==> job 7131: inputs <==
Design PWM_duty_cycle, start of the top module:
module PWM_duty_cycle (
    input clk,            
    input rst,            
    input pwm_in,         
    output reg [7:0] duty_cycle   
);
make LEC_CHECK=0 ABC_AREA=1 CAP_MARGIN=20 CORE_MARGIN=2 CORE_UTILIZATION=72 CTS_CLUSTER_DIAMETER=255 CTS_CLUSTER_SIZE=98 PLACE_DENSITY=0.38 SLEW_MARGIN=20 TNS_END_PERCENT=10 finish   # period 65.2 ns
run.sh (not shown) runs the stock make flow with config.mk's settings and CLKGATE_MAP_FILE=.
==> job 2037: changes against job 7131 <==
Settings changed: ABC_AREA 1 to default, CORE_UTILIZATION 72 to 68, CTS_CLUSTER_DIAMETER 255 to default, CTS_CLUSTER_SIZE 98 to default, PLACE_DENSITY 0.38 to default, SLEW_MARGIN 20 to 5, TNS_END_PERCENT 10 to 70.
==> flow/constraint.sdc (replaced) <==
create_clock -name core_clock -period 110.0 [get_ports {clk}]
set_input_delay 22.0000 -clock core_clock [delete_from_list [all_inputs] [get_ports {clk}]]
set_output_delay 22.0000 -clock core_clock [all_outputs]
set_load 0.01 [all_outputs]
==> notes <==
In job 2037 the worst setup slack is higher than in job 7131, by 7200 ps. Against job 7131, the register-to-register slack of job 2037 is better by 7200 ps. Critical path depth: job 7131 is lower than job 2037 (41). In flip-flop count, job 2037 and job 7131 do not differ. Core utilization: job 7131 is higher than job 2037 (13 points). Between job 7131 and job 2037, the lower non-clock buffer count is in job 2037 (gap 414). In job 2037 the global-route usage is lower than in job 7131, by 0.83 points. Job 7131 finished but fails on negative setup slack. Job 2037 ran to the end with no violations.
==> figures <==
item	job 7131	job 2037
Result of the run	complete, but fails checks	finished clean
Reasons for failing layout checks	negative setup slack	-
MUX share of area	0.0503%	4.75%
Number of vias per cell after detailed routing	6.26	7.07
Largest incremental delay on the critical path	520 ps	610 ps
Post-Route Hold Slack	459 ps	507 ps
Post-CTS Setup Repair Bufs	40	0
Maximum operating frequency	15.3 MHz	9.72 MHz
Register Area	1060 sq um	1050 sq um
Fraction of cell area in non-clock buffers	8.61%	1.97%
Netlist area before placement	42300 sq um	40000 sq um
Actual transition at the worst max-transition pin	1190 ps	1310 ps
Routed length per placed instance	18.5 um	22.6 um
Antenna violations before repair	1	2
Core utilization before placement	73.1%	69.1%

========
==> inputs of maple <==
Starting RTL as in the previous note.
make LEC_CHECK=0 CAP_MARGIN=20 CORE_MARGIN=2 CORE_UTILIZATION=72 CTS_CLUSTER_DIAMETER=351 CTS_CLUSTER_SIZE=34 GPL_ROUTABILITY_DRIVEN=0 HOLD_SLACK_MARGIN=-0.1 MAX_ROUTING_LAYER=met4 SLEW_MARGIN=20 finish   # period 84.0 ns
==> violet (differences from maple) <==
==> flow/config.mk (replaced) <==
export PLATFORM = sky130hd
export DESIGN_NAME = PWM_duty_cycle
export DESIGN_NICKNAME = PWM_duty_cycle
export VERILOG_FILES = /design/flow/design.v
export SDC_FILE = /design/flow/constraint.sdc
export NUM_CORES = 4
export LEC_CHECK = 0
export ABC_AREA = 0
export CAP_MARGIN = 15
export CORE_MARGIN = 2
export CORE_UTILIZATION = 72
export CTS_CLUSTER_DIAMETER = 75
export CTS_CLUSTER_SIZE = 72
export HOLD_SLACK_MARGIN = -0.1
export SETUP_SLACK_MARGIN = 3.08
export SLEW_MARGIN = 20
==> flow/constraint.sdc (replaced) <==
create_clock -name core_clock -period 46.2 [get_ports {clk}]
set_input_delay 9.2400 -clock core_clock [delete_from_list [all_inputs] [get_ports {clk}]]
set_output_delay 9.2400 -clock core_clock [all_outputs]
set_load 0.01 [all_outputs]
==> impl_metrics.tcl <==
# flow metrics
set metrics [dict create \
    synth_top_cell_by_count "nor2_1" \
    lastStage "detailed placement (3_5_place_dp)" \
    xor_share_pct 11.41 \
    yosysUniqueCellTypes 192 \
    status "stopped before the end" \
    synthesis.area_sq_um 40040 \
    error "[ERROR DPL-0038] Utilization greater than 100%, impossible to legalize" \
    coreArea_sq_um 55090 \
]
-- figures above: violet

==> impl_metrics.tcl <==
# flow metrics
set metrics [dict create \
    lastStage "global routing (5_1_grt)" \
    xor_share_pct 11.41 \
    error "[ERROR GRT-0232] Routing congestion too high. Check the congestion heatmap in the GUI." \
    yosysUniqueCellTypes 192 \
    synth_top_cell_by_count "nor2_1" \
    status "stopped before the end" \
    synthesis.area_sq_um 40040 \
]
-- figures above: maple


========
==> inputs of wip/indigo <==
==> flow/design.v <==
module PWM_duty_cycle (
    input clk,            
    input rst,            
    input pwm_in,         
    output reg [7:0] duty_cycle   
);
    reg [15:0] high_count, total_count;   
    reg pwm_prev;        
    reg update_flag;     
    reg first_period;    
    always @(posedge clk or posedge rst) begin
        if (rst) begin
            high_count <= 0;
            total_count <= 0;
            duty_cycle <= 0;
            pwm_prev <= 0;
            update_flag <= 0;
            first_period <= 1;   
        end else begin
            total_count <= total_count + 1;
            if (pwm_in) high_count <= high_count + 1;
            if (pwm_prev && ~pwm_in) begin
                if (!first_period && total_count > 0) begin
                    duty_cycle <= (high_count * 100) / total_count;   
                end
                first_period <= 0;   
                high_count <= 0;
                total_count <= 0;
            end
            pwm_prev <= pwm_in;   
        end
    end
endmodule
==> flow/run.sh <==
#!/bin/bash
# the make line also repeats each setting of config.mk as NAME=value (left out here)
make -C /OpenROAD-flow-scripts/flow DESIGN_CONFIG=/design/flow/config.mk WORK_HOME=/design/flow/orfs CLKGATE_MAP_FILE= finish
==> flow/config.mk <==
export PLATFORM = sky130hd
export DESIGN_NAME = PWM_duty_cycle
export DESIGN_NICKNAME = PWM_duty_cycle
export VERILOG_FILES = /design/flow/design.v
export SDC_FILE = /design/flow/constraint.sdc
export NUM_CORES = 4
export LEC_CHECK = 0
export CAP_MARGIN = 20
export CELL_PAD_IN_SITES_DETAIL_PLACEMENT = 1
export CELL_PAD_IN_SITES_GLOBAL_PLACEMENT = 2
export CORE_ASPECT_RATIO = 0.66
export CORE_MARGIN = 2
export CORE_UTILIZATION = 52
export CTS_CLUSTER_SIZE = 65
export GPL_ROUTABILITY_DRIVEN = 0
export MIN_ROUTING_LAYER = met2
export PLACE_DENSITY_LB_ADDON = 0.09
export SETUP_SLACK_MARGIN = 0.82
export SLEW_MARGIN = 20
==> flow/constraint.sdc <==
create_clock -name core_clock -period 179.0 [get_ports {clk}]
set_input_delay 35.8000 -clock core_clock [delete_from_list [all_inputs] [get_ports {clk}]]
set_output_delay 35.8000 -clock core_clock [all_outputs]
set_load 0.01 [all_outputs]
==> wip/lagoon: changes against wip/indigo <==
==> flow/config.mk (replaced) <==
export PLATFORM = sky130hd
export DESIGN_NAME = PWM_duty_cycle
export DESIGN_NICKNAME = PWM_duty_cycle
export VERILOG_FILES = /design/flow/design.v
export SDC_FILE = /design/flow/constraint.sdc
export NUM_CORES = 4
export LEC_CHECK = 0
export CAP_MARGIN = 20
export CORE_MARGIN = 2
export CORE_UTILIZATION = 70
export CTS_CLUSTER_DIAMETER = 351
export HOLD_SLACK_MARGIN = -0.1
export MAX_ROUTING_LAYER = met4
export SLEW_MARGIN = 20
==> flow/constraint.sdc (replaced) <==
create_clock -name core_clock -period 84.0 [get_ports {clk}]
set_input_delay 16.8000 -clock core_clock [delete_from_list [all_inputs] [get_ports {clk}]]
set_output_delay 16.8000 -clock core_clock [all_outputs]
set_load 0.01 [all_outputs]
==> notes <==
In synthesized cell count, wip/indigo and wip/lagoon do not differ. In synthesized area, wip/indigo and wip/lagoon do not differ. wip/indigo stopped in 3_1_place_gp_skip_io on FLW-0024. wip/lagoon produced a layout that fails on capacitance limit, slew limit, setup timing. Die size: wip/lagoon is lower than wip/indigo (about 25%).

========
==> v36: inputs <==
RTL: the design.v shown in full above, as it stands there.
export LEC_CHECK = 0
export CAP_MARGIN = 20
export CELL_PAD_IN_SITES_GLOBAL_PLACEMENT = 2
export CORE_ASPECT_RATIO = 0.73
export CORE_MARGIN = 5
export CORE_UTILIZATION = 19
export GPL_TIMING_DRIVEN = 0
export MIN_ROUTING_LAYER = met2
export PLACE_DENSITY_LB_ADDON = 0.05
export SLEW_MARGIN = 15
export TNS_END_PERCENT = 45
create_clock -name core_clock -period 110.0 [get_ports {clk}]
==> v13: changes against v36 <==
ABC_AREA = 1   (was default)
CELL_PAD_IN_SITES_GLOBAL_PLACEMENT = default   (was 2)
CORE_ASPECT_RATIO = default   (was 0.73)
CORE_MARGIN = 2   (was 5)
CORE_UTILIZATION = 72   (was 19)
CTS_CLUSTER_DIAMETER = 255   (was default)
CTS_CLUSTER_SIZE = 100   (was default)
GPL_TIMING_DRIVEN = default   (was 0)
MIN_ROUTING_LAYER = default   (was met2)
PLACE_DENSITY = 0.38   (was default)
PLACE_DENSITY_LB_ADDON = default   (was 0.05)
SLEW_MARGIN = 20   (was 15)
TNS_END_PERCENT = 10   (was 45)
==> flow/constraint.sdc (replaced) <==
create_clock -name core_clock -period 65.2 [get_ports {clk}]
set_input_delay 13.0400 -clock core_clock [delete_from_list [all_inputs] [get_ports {clk}]]
set_output_delay 13.0400 -clock core_clock [all_outputs]
set_load 0.01 [all_outputs]
==> results <==
v13 produced a layout that fails on negative setup slack. v36 finished with timing, DRC and antenna clean.
Of v36 and v13, v36 has the higher final area (gap 1.3%, measured against v13).
Worst setup slack: v13 is lower than v36 (6000 ps).
Against v36, the critical path depth of v13 is lower by 123.
Sequential share of layout area is about the same in v13 and v36.
Between v13 and v36, the lower fmax is in v36 (gap about 60%, measured against v36).
Clock-buffer cell count is the same in v13 and v36.
In v36 the global-route usage is lower than in v13, by 17 points.
==> figures <==
quantity                                                                                                v36                         v13
Status                                                                     no timing/DRC/antenna violations  complete, but fails checks
Reasons for failing layout checks                                                                         -        negative setup slack
Die Y-Extent                                                                                         402 um                      246 um
Final cell utilization of the core                                                                    0.234                       0.839
Width of the die                                                                                     547 um                      246 um
Top cell area share                                                                                   0.140                       0.147
Final setup fails                                                                                         0                           1
Fraction of the mapped netlist area in compound gates                                                 0.325                       0.162
CP dominant cell by count                                                           sky130_fd_sc_hd__a21o_1    sky130_fd_sc_hd__nand2_1
Number of distinct library cell variants in the gate-level netlist after synthesis                      192                          87
Multiplexer share                                                                                    0.0475                    0.000503
Met3 usage                                                                                            0.486                      0.0728
Depth of the worst register-to-register path                                                            602                         479
Global-route layer with the greatest usage                                                             met3                        met2
Length of routed wiring on met1                                                                        0 um                     58.0 mm

========
==> run A: inputs <==
// PWM_duty_cycle: RTL as listed in full above, without the edits since
make LEC_CHECK=0 CAP_MARGIN=20 CELL_PAD_IN_SITES_DETAIL_PLACEMENT=0 CELL_PAD_IN_SITES_GLOBAL_PLACEMENT=0 CORE_MARGIN=2 CORE_UTILIZATION=37 CTS_CLUSTER_SIZE=43 MIN_ROUTING_LAYER=met1 PLACE_DENSITY_LB_ADDON=0.09 SETUP_SLACK_MARGIN=0.82 SLEW_MARGIN=20 finish   # period 62.0 ns
==> run F: changes against run A <==
Settings changed: CELL_PAD_IN_SITES_DETAIL_PLACEMENT 0 to not set, CELL_PAD_IN_SITES_GLOBAL_PLACEMENT 0 to not set, CORE_UTILIZATION 37 to 40, CTS_CLUSTER_SIZE 43 to not set, MIN_ROUTING_LAYER met1 to not set, PLACE_DENSITY_LB_ADDON 0.09 to not set, SETUP_SLACK_MARGIN 0.82 to not set.
==> flow/constraint.sdc (replaced) <==
create_clock -name core_clock -period 110.0 [get_ports {clk}]
set_input_delay 22.0000 -clock core_clock [delete_from_list [all_inputs] [get_ports {clk}]]
set_output_delay 22.0000 -clock core_clock [all_outputs]
set_load 0.01 [all_outputs]
==> notes <==
- Run A produced a layout that fails on negative setup slack. Run F passed the timing, DRC and antenna checks.
- Of run A and run F, run F has the higher worst setup slack (gap 31 ns).
- In synthesized cell count, run F and run A do not differ.
- In sequential cell count, run A and run F do not differ.
- In run F the via count is lower than in run A, by about 21%.
- Clock skew is about the same in run F and run A.
- In synthesized area, run A and run F do not differ.
- In run F the global-route usage is lower than in run A, by 5.3 points.
- Against run F, the register-to-register slack of run A is lower by 31 ns.
==> figures <==
Result of the run: run F finished clean; run A complete, but fails checks
Layout check failures: run F -; run A negative setup slack
Fraction of area in multi-input gates: run F 0.891; run A 0.587
Net count reported at finish: run F 6026; run A 9100
Startpoint of the lowest-slack register-to-register path: run F high_count[9]$_DFFE_PP0P_; run A high_count[5]$_DFFE_PP0P_
Total negative slack: run F 0 ns; run A -97.61 ns
Vias in the first global route: run F 40200; run A 54100
Flop share of the area: run F 0.0251; run A 0.0153
Worst reg-to-reg setup slack: run F 8.16 ns; run A -23.23 ns
Setup slack after placement: run F -1.18 ns; run A -25.05 ns
Core Rows: run F 116; run A 120
Number of instances resized during post-cts repair: run F 5; run A 277
Slowest cell on crit path: run F or4_4; run A or4b_4
Arr. time, crit path: run F 102.00 ns; run A 85.39 ns
Maximum number of pins on one net before global-route repair: run F 45; run A 43
Floorplan-stage core utilization: run F 0.402; run A 0.373
Clock buf/inv share: run F 0.00366; run A 0.00282

========
==> run a: inputs <==
// PWM_duty_cycle: RTL as listed in full above, without the edits since
clock: 65.2 ns
lec_check: 0
abc_area: 1
cap_margin: 20
core_margin: 2
core_utilization: 72
cts_cluster_diameter: 378
cts_cluster_size: 100
place_density: 0.38
slew_margin: 20
tns_end_percent: 10
==> run b: changes against run a <==
Settings changed: ABC_AREA 1 to unset, CORE_ASPECT_RATIO set to 0.5, CORE_UTILIZATION 72 to 40, CTS_CLUSTER_DIAMETER 378 to unset, CTS_CLUSTER_SIZE 100 to unset, PLACE_DENSITY 0.38 to unset, PLACE_DENSITY_LB_ADDON set to 0.05.
==> flow/constraint.sdc (replaced) <==
create_clock -name core_clock -period 110.0 [get_ports {clk}]
set_input_delay 22.0000 -clock core_clock [delete_from_list [all_inputs] [get_ports {clk}]]
set_output_delay 22.0000 -clock core_clock [all_outputs]
set_load 0.01 [all_outputs]
==> results <==
item                                                                       run a                     run b
Multi-input gate area                                                  38400 um2                 37500 um2
Routed wl met3                                                          18700 um                  10300 um
TNS Setup                                                             -0.0843 ns                      0 ns
Number of standard cells after synthesis                                    7125                      5606
Xor+xnor area frac                                                         9.01%                     11.4%
Number of multi-input combinational cells                                   5995                      5185
Invs w/o clock                                                               992                       206
Post-synthesis simple-gate area fraction                                   46.4%                     29.0%
Post-Layout Cell Count                                                      8321                      6904
Global-route usage over all layers                                         45.2%                     29.3%
Via Count                                                                  52100                     43800
Post-synthesis compound-gate area fraction                                 16.2%                     32.5%
Met1 Resource Use GR                                                       57.5%                     42.9%
Hold path cells                                                                2                         1
Final setup skew                                                       0.0139 ns                0.00620 ns
Global routing usage on met2                                               71.7%                     45.7%
Worst setup slack before clock tree synthesis                           -3.60 ns                  0.606 ns
Placed Area                                                            44700 um2                 41200 um2
Syn-to-layout area delta                                                   14.8%                     5.33%
Routing usage on met3                                                      7.28%                     3.40%
Dpl hpwl                                                               111000 um                 129000 um
Library cell appearing most often on the critical path  sky130_fd_sc_hd__nand2_1  sky130_fd_sc_hd__a21oi_1
Net Count, Synth                                                            7588                      6069
Run status                                                       failed layout checks       finished clean
Violated checks                                             negative setup slack                         -
Utilization after layout                                                   83.9%                     42.8%
Worst Slack Setup Final                                               -0.0843 ns                   8.23 ns

========
==> build 42 <==
Starts from the design.v that is shown in full above.
clock: 41.1 ns
lec_check: 0
abc_area: 1
cap_margin: 20
cell_pad_in_sites_detail_placement: 0
cell_pad_in_sites_global_placement: 0
core_margin: 2
core_utilization: 72
cts_cluster_diameter: 353
cts_cluster_size: 50
min_routing_layer: met1
place_density_lb_addon: 0.29
setup_slack_margin: 4.86
slew_margin: 5
==> build 2: changes against build 42 <==
ABC_AREA = not set   (was 1)
CELL_PAD_IN_SITES_DETAIL_PLACEMENT = not set   (was 0)
CELL_PAD_IN_SITES_GLOBAL_PLACEMENT = 2   (was 0)
CORE_UTILIZATION = 68   (was 72)
CTS_CLUSTER_DIAMETER = not set   (was 353)
CTS_CLUSTER_SIZE = not set   (was 50)
MIN_ROUTING_LAYER = not set   (was met1)
PLACE_DENSITY_LB_ADDON = 0.2   (was 0.29)
SETUP_SLACK_MARGIN = not set   (was 4.86)
TNS_END_PERCENT = 70   (was not set)
==> flow/constraint.sdc (replaced) <==
create_clock -name core_clock -period 110.0 [get_ports {clk}]
set_input_delay 22.0000 -clock core_clock [delete_from_list [all_inputs] [get_ports {clk}]]
set_output_delay 22.0000 -clock core_clock [all_outputs]
set_load 0.01 [all_outputs]
==> trial 83: changes against build 42 <==
ABC_AREA = not set   (was 1)
CELL_PAD_IN_SITES_DETAIL_PLACEMENT = not set   (was 0)
CELL_PAD_IN_SITES_GLOBAL_PLACEMENT = not set   (was 0)
CORE_ASPECT_RATIO = 0.5   (was not set)
CORE_UTILIZATION = 66   (was 72)
CTS_CLUSTER_DIAMETER = not set   (was 353)
CTS_CLUSTER_SIZE = not set   (was 50)
MIN_ROUTING_LAYER = not set   (was met1)
PLACE_DENSITY_LB_ADDON = not set   (was 0.29)
SETUP_SLACK_MARGIN = not set   (was 4.86)
SLEW_MARGIN = 20   (was 5)
TNS_END_PERCENT = 10   (was not set)
==> flow/constraint.sdc (replaced) <==
create_clock -name core_clock -period 110.0 [get_ports {clk}]
set_input_delay 22.0000 -clock core_clock [delete_from_list [all_inputs] [get_ports {clk}]]
set_output_delay 22.0000 -clock core_clock [all_outputs]
set_load 0.01 [all_outputs]
==> trial 8: changes against build 42 <==
ABC_AREA = not set   (was 1)
CORE_UTILIZATION = 32   (was 72)
CTS_CLUSTER_DIAMETER = 159   (was 353)
CTS_CLUSTER_SIZE = 43   (was 50)
GPL_TIMING_DRIVEN = 0   (was not set)
PLACE_DENSITY_LB_ADDON = 0.09   (was 0.29)
SETUP_SLACK_MARGIN = 0.82   (was 4.86)
SLEW_MARGIN = 20   (was 5)
TNS_END_PERCENT = 35   (was not set)
==> flow/constraint.sdc (replaced) <==
create_clock -name core_clock -period 62.0 [get_ports {clk}]
set_input_delay 12.4000 -clock core_clock [delete_from_list [all_inputs] [get_ports {clk}]]
set_output_delay 12.4000 -clock core_clock [all_outputs]
set_load 0.01 [all_outputs]
==> results_slide.txt <==
Run Summary

Floorplan
  • Initial Utilization: 67.2%

Status
  • Status: no timing/DRC/antenna violations

Logic synthesis
  • Cell with the most instances after synthesis: nor2_1
  • Cell area leaders: ha_1 14%, a21oi_1 7.2%, xnor2_1 6.9%, nor2_1 5.6%, a21o_1 4.2%
  • XOR Share, Synth: 11.4%
-- figures above: trial 83

==> results_slide.txt <==
Implementation Results

Status
  • Status: stopped before the end
  • Stopped at: global placement without I/O (3_1_place_gp_skip_io)
  • First Err: [ERROR FLW-0024] Place density exceeds 1.0 (current PLACE_DENSITY_LB_ADDON =  0.2). Please check if the value of  PLACE_DENSITY_LB_ADDON is between 0 and 0.99.

Logic synthesis
  • Area share, top type: 14.0%
  • Cell with the most instances after synthesis: nor2_1
  • XOR Share, Synth: 11.4%
  • Cell area leaders: ha_1 14%, a21oi_1 7.2%, xnor2_1 6.9%, nor2_1 5.6%, a21o_1 4.2%
  • Cell type with the largest total area: ha_1
  • Avg Synthesized Cell Area: 7.14 µm²

Floorplan
  • Initial Utilization: 69.1%
-- figures above: build 2

==> results_slide.txt <==
Run Summary

Status
  • Status: complete, but fails checks
  • SO Faults: setup timing

STA
  • Setup WS post-layout: -32860 ps
  • Setup violators final: 8

Logic synthesis
  • Cell area leaders: ha_1 14%, a21oi_1 7.2%, xnor2_1 6.9%, nor2_1 5.6%, a21o_1 4.2%
-- figures above: trial 8

==> results_slide.txt <==
Implementation Results

Logic synthesis
  • XOR Share, Synth: 9.01%
  • Cell area leaders: nand2_1 15%, ha_1 13%, inv_1 7.7%, a21oi_1 6.1%, nand3_1 5.9%
  • Yosys aoi share: 16.2%
  • Cell with the most instances after synthesis: nand2_1

Placement
  • GP Congestion: 1.11

Status
  • First Err: [ERROR DPL-0038] Utilization greater than 100%, impossible to legalize
  • Status: stopped before the end
  • Stopped at: detailed placement (3_5_place_dp)
-- figures above: build 42

